==> flow/design.v <==
`timescale 1 ns / 1 ps
module ame_sobel_filter #(
    parameter LINE_DATA_BITS = 7,
    parameter COMP_DATA_BITS = 8
) (
    input logic clk_i,
    input logic rst_n_i,
    input  logic comp_init_i,
    output logic comp_done_o,
    input logic [5:0] [LINE_DATA_BITS-1:0] line_data_i,
    output logic [3:0] [3:0] [COMP_DATA_BITS-1:0] comp_data_o
);
typedef enum logic [2:0] {
    IDLE   = 3'b000,
    COMP_1 = 3'b001,
    COMP_2 = 3'b010,
    COMP_3 = 3'b011,
    COMP_4 = 3'b100,
    COMP_5 = 3'b101,
    COMP_6 = 3'b110
} state_t;
state_t ctl_sta;
logic [5:0] [1:0] [COMP_DATA_BITS-1:0] line_data;
logic [3:0] [3:0] [COMP_DATA_BITS-1:0] comp_data;
typedef enum logic {
    DATA_1 = 1'b0,
    DATA_2 = 1'b1
} comp_data_t;
generate
    for (genvar i = 0; i < 6; i++) begin: comp_block
        assign line_data[i][DATA_1] = line_data_i[i];
        assign line_data[i][DATA_2] = line_data_i[i] << 1;
    end
endgenerate
logic comp_done;
assign comp_done_o = comp_done;
assign comp_data_o = comp_data;
always_ff @(posedge clk_i or negedge rst_n_i)
begin
    if (!rst_n_i) begin
        ctl_sta <= IDLE;
        comp_done <= 'b0;
        comp_data <= 'b0;
    end else begin
        case (ctl_sta)
            IDLE:
                ctl_sta <= comp_init_i ? COMP_1 : ctl_sta;
            COMP_1:
                ctl_sta <= COMP_2;
            COMP_2:
                ctl_sta <= COMP_3;
            COMP_3:
                ctl_sta <= COMP_4;
            COMP_4:
                ctl_sta <= COMP_5;
            COMP_5:
                ctl_sta <= COMP_6;
            COMP_6:
                ctl_sta <= comp_init_i ? COMP_1 : IDLE;
            default:
                ctl_sta <= IDLE;
        endcase
        comp_done <= (ctl_sta == COMP_6);
        case (ctl_sta)
            IDLE:
                comp_data <= 'b0;
            COMP_1: begin
                comp_data[0][0] <= - line_data[0][DATA_1] - line_data[1][DATA_2] - line_data[2][DATA_1];
                comp_data[1][0] <= - line_data[1][DATA_1] - line_data[2][DATA_2] - line_data[3][DATA_1];
                comp_data[2][0] <= - line_data[2][DATA_1] - line_data[3][DATA_2] - line_data[4][DATA_1];
                comp_data[3][0] <= - line_data[3][DATA_1] - line_data[4][DATA_2] - line_data[5][DATA_1];
            end
            COMP_2: begin
                comp_data[0][1] <= - line_data[0][DATA_1] - line_data[1][DATA_2] - line_data[2][DATA_1];
                comp_data[1][1] <= - line_data[1][DATA_1] - line_data[2][DATA_2] - line_data[3][DATA_1];
                comp_data[2][1] <= - line_data[2][DATA_1] - line_data[3][DATA_2] - line_data[4][DATA_1];
                comp_data[3][1] <= - line_data[3][DATA_1] - line_data[4][DATA_2] - line_data[5][DATA_1];
            end
            COMP_3: begin
                comp_data[0][0] <= comp_data[0][0] + line_data[0][DATA_1] + line_data[1][DATA_2] + line_data[2][DATA_1];
                comp_data[1][0] <= comp_data[1][0] + line_data[1][DATA_1] + line_data[2][DATA_2] + line_data[3][DATA_1];
                comp_data[2][0] <= comp_data[2][0] + line_data[2][DATA_1] + line_data[3][DATA_2] + line_data[4][DATA_1];
                comp_data[3][0] <= comp_data[3][0] + line_data[3][DATA_1] + line_data[4][DATA_2] + line_data[5][DATA_1];
                comp_data[0][2] <= - line_data[0][DATA_1] - line_data[1][DATA_2] - line_data[2][DATA_1];
                comp_data[1][2] <= - line_data[1][DATA_1] - line_data[2][DATA_2] - line_data[3][DATA_1];
                comp_data[2][2] <= - line_data[2][DATA_1] - line_data[3][DATA_2] - line_data[4][DATA_1];
                comp_data[3][2] <= - line_data[3][DATA_1] - line_data[4][DATA_2] - line_data[5][DATA_1];
            end
            COMP_4: begin
                comp_data[0][1] <= comp_data[0][1] + line_data[0][DATA_1] + line_data[1][DATA_2] + line_data[2][DATA_1];
                comp_data[1][1] <= comp_data[1][1] + line_data[1][DATA_1] + line_data[2][DATA_2] + line_data[3][DATA_1];
                comp_data[2][1] <= comp_data[2][1] + line_data[2][DATA_1] + line_data[3][DATA_2] + line_data[4][DATA_1];
                comp_data[3][1] <= comp_data[3][1] + line_data[3][DATA_1] + line_data[4][DATA_2] + line_data[5][DATA_1];
                comp_data[0][3] <= - line_data[0][DATA_1] - line_data[1][DATA_2] - line_data[2][DATA_1];
                comp_data[1][3] <= - line_data[1][DATA_1] - line_data[2][DATA_2] - line_data[3][DATA_1];
                comp_data[2][3] <= - line_data[2][DATA_1] - line_data[3][DATA_2] - line_data[4][DATA_1];
                comp_data[3][3] <= - line_data[3][DATA_1] - line_data[4][DATA_2] - line_data[5][DATA_1];
            end
            COMP_5: begin
                comp_data[0][2] <= comp_data[0][2] + line_data[0][DATA_1] + line_data[1][DATA_2] + line_data[2][DATA_1];
                comp_data[1][2] <= comp_data[1][2] + line_data[1][DATA_1] + line_data[2][DATA_2] + line_data[3][DATA_1];
                comp_data[2][2] <= comp_data[2][2] + line_data[2][DATA_1] + line_data[3][DATA_2] + line_data[4][DATA_1];
                comp_data[3][2] <= comp_data[3][2] + line_data[3][DATA_1] + line_data[4][DATA_2] + line_data[5][DATA_1];
            end
            COMP_6: begin
                comp_data[0][3] <= comp_data[0][3] + line_data[0][DATA_1] + line_data[1][DATA_2] + line_data[2][DATA_1];
                comp_data[1][3] <= comp_data[1][3] + line_data[1][DATA_1] + line_data[2][DATA_2] + line_data[3][DATA_1];
                comp_data[2][3] <= comp_data[2][3] + line_data[2][DATA_1] + line_data[3][DATA_2] + line_data[4][DATA_1];
                comp_data[3][3] <= comp_data[3][3] + line_data[3][DATA_1] + line_data[4][DATA_2] + line_data[5][DATA_1];
            end
            default:
                comp_data <= 'b0;
        endcase
    end
end
endmodule
clock: 5.0 ns
lec_check: 0
cap_margin: 30
core_aspect_ratio: 1.4
core_margin: 2
core_utilization: 40
cts_cluster_diameter: 342
cts_cluster_size: 99
setup_slack_margin: -0.48
slew_margin: 20
tns_end_percent: 5
run.sh (not shown) runs the stock make flow with config.mk's settings and CLKGATE_MAP_FILE=.
Next try:
Settings changed: CORE_ASPECT_RATIO 1.4 to 0.5, CORE_UTILIZATION 40 to 30, PLACE_DENSITY_LB_ADDON from default to 0.19, SETUP_SLACK_MARGIN -0.48 to default.
After rerunning: The changed run finished clean; die area rises by 33%; via count drops by about 5%; final cell count rises by 9.0%; wire length went up by 0.61%; clock skew is higher by 0.0047 ns; clock-buffer cell count stays the same; setup slack degrades by 0.13 ns; core utilization falls by 12 points; total power goes down by about 0.6%.
Next try:
Settings changed: CORE_ASPECT_RATIO 0.5 to 1.4, CORE_UTILIZATION 30 to 70, PLACE_DENSITY_LB_ADDON 0.19 to default, TNS_END_PERCENT 5 to 15.
=> Total power increases by 3.1%. Worst setup slack improves by 0.035 ns. Wire length came out lower by about 2.4%.
Next try:
Settings changed: CAP_MARGIN 30 to 20, CORE_ASPECT_RATIO 1.4 to default, CTS_CLUSTER_DIAMETER 342 to default, CTS_CLUSTER_SIZE 99 to default, SETUP_SLACK_MARGIN from default to 1.01, TNS_END_PERCENT 15 to default.
Clock period 5.0 ns to 3.46 ns, I/O delays scaled along.
Outcome:
- Now the flow ended with an error in clock tree synthesis (4_1_cts), error DPL-0038
- synthesized cell count does not change
- die size barely changes
- area after synthesis is unchanged
Next try:
Settings changed: CORE_UTILIZATION 70 to 40, SETUP_SLACK_MARGIN 1.01 to default.
Clock period 3.46 ns to 5.0 ns, I/O delays scaled along.
Effect: The new run passed the timing, DRC and antenna checks; synthesized area is unchanged; die area is higher by well over a third; synthesized cell count stays the same.
Next try:
Settings changed: CORE_UTILIZATION 40 to 50.
Clock period 5.0 ns to 4.3 ns, I/O delays scaled along.
The changed run completed with no timing, DRC or antenna violations.
Power climbs by 16%.
Sequential share of layout area came out lower by 0.35 points.
Clock-buffer cell count went up by 1.
Die area drops by 20%.

---

## alpha
Starts from the design.v that is shown in full above.
Settings: LEC_CHECK=0, ABC_AREA=1, CAP_MARGIN=20, CORE_ASPECT_RATIO=0.5, CORE_MARGIN=2, CORE_UTILIZATION=59, CTS_CLUSTER_DIAMETER=216, CTS_CLUSTER_SIZE=98, PLACE_DENSITY=0.91, SLEW_MARGIN=20, TNS_END_PERCENT=5; clock period 5.0 ns.
Modified inputs, beta compared to alpha
Settings: CORE_UTILIZATION now 40, was 59; CAP_MARGIN now 30, was 20; TNS_END_PERCENT no longer set, was 5; PLACE_DENSITY_LB_ADDON now 0.19, previously not set; PLACE_DENSITY no longer set, was 0.91; CTS_CLUSTER_DIAMETER now 342, was 216; CORE_ASPECT_RATIO now 1.4, was 0.5; CTS_CLUSTER_SIZE now 99, was 98; ABC_AREA no longer set, was 1.
### Flow results
- The synthesis area per yosys in beta sits about 9% below the value recorded for alpha.
- Weighted congestion at the end of routability-driven global placement: beta < alpha
- Changes observed in beta relative to alpha: worst-case setup margin in the final layout now sits lower; combinational fraction of design power now sits higher; combinational fraction of the cell area now sits lower; final core utilization now sits lower; die size now sits higher.
- beta: area fraction in and, or, nand and nor cells after synthesis 21 points below alpha
- As of beta, fmax had fallen by a few percent compared to alpha.
- In beta the count of clock-buffer cells in the layout turned out 5 higher than in alpha.
Edits applied to the flow inputs when going from beta to gamma:
Settings: a deleted PLACE_DENSITY_LB_ADDON that had been 0.19; a change of CORE_UTILIZATION from 40 to 61; a change of CTS_CLUSTER_SIZE from 99 to 98; a change of CAP_MARGIN from 30 to 20; a change of CORE_MARGIN from 2 to 9; an added ABC_AREA of 1; an added HOLD_SLACK_MARGIN of 0.29; an added TNS_END_PERCENT of 5; a change of CTS_CLUSTER_DIAMETER from 342 to 216; a change of CORE_ASPECT_RATIO from 1.4 to 0.5.
--- outcome ---
- Fraction of cell area in non-clock buffers: beta and gamma compared, higher one is beta
- Run comparison: beta startpoint of the most critical setup path line_data_i[24]; gamma startpoint of the most critical setup path line_data_i[22]
- Looking at core utilization across beta and gamma, the one that comes out higher is gamma.
- Compared with beta, gamma shows non-clock buffer count lower by 1.6%.
- gamma ended up with a lower area overhead of the layout relative to synthesis than beta did.
- Compared gamma vs beta, and worst setup slack is up in gamma.
- Compared with beta, gamma shows a logic area that is 820 um2 higher.
- Reported for beta and gamma, final count of hold timing violations turned out identical to the last digit.
- gamma vs beta, post-route clock period utilization went down by 4.1 points.
- gamma ends up with lower maximum fanout along the worst path than beta does.
- From beta to gamma the numbers moved as follows: leakage power total shows an increase of about 20%; first-iteration DRC count shows an increase of 1068.
Changes in delta relative to gamma:
Settings: CTS_CLUSTER_DIAMETER: 216 -> 342; CORE_MARGIN: 9 -> 2; CORE_ASPECT_RATIO: 0.5 -> 1.4; TNS_END_PERCENT: 5 -> unset; CAP_MARGIN: 20 -> 0; ABC_AREA: 1 -> unset; CORE_UTILIZATION: 61 -> 40; HOLD_SLACK_MARGIN: 0.29 -> -0.07; CTS_CLUSTER_SIZE: 98 -> 99.
[summary]
- delta: no failed stages, no open violations at the end
- delta vs gamma: first-pass GRT wire length down by more than 10%
- Going from gamma to delta, site row count went up 100%, wire length now smaller, chip height has increased.
- delta — internal power component 13% higher, gamma as reference
- delta: number of iterations in the first detailed-routing pass is 1 lower than what gamma reported.
- Against gamma, peak ir drop on the vdd network in delta fell by more than 10%.
[inputs] epsilon vs delta
Settings: swapping 1.4 for 0.5 in CORE_ASPECT_RATIO; putting ABC_AREA at 1 where nothing was set; putting SETUP_SLACK_MARGIN at -0.32 where nothing was set; clearing HOLD_SLACK_MARGIN, which used to be -0.07; swapping 0 for 20 in CAP_MARGIN; putting PLACE_DENSITY at 0.89 where nothing was set; swapping 40 for 25 in CORE_UTILIZATION; swapping 99 for 98 in CTS_CLUSTER_SIZE; putting TNS_END_PERCENT at 5 where nothing was set; swapping 342 for 216 in CTS_CLUSTER_DIAMETER.
As of epsilon, final-stage net count had risen by more than a quarter compared to delta.
Transition time of the tightest slew-check pin ended up 0.15 ns higher on epsilon than on delta.
Sort delta and epsilon by final area desc -> top: epsilon
Where worst-case headroom to the max-slew limit is concerned, delta is better than epsilon.
Power is estimated from default activity; no workload was simulated.
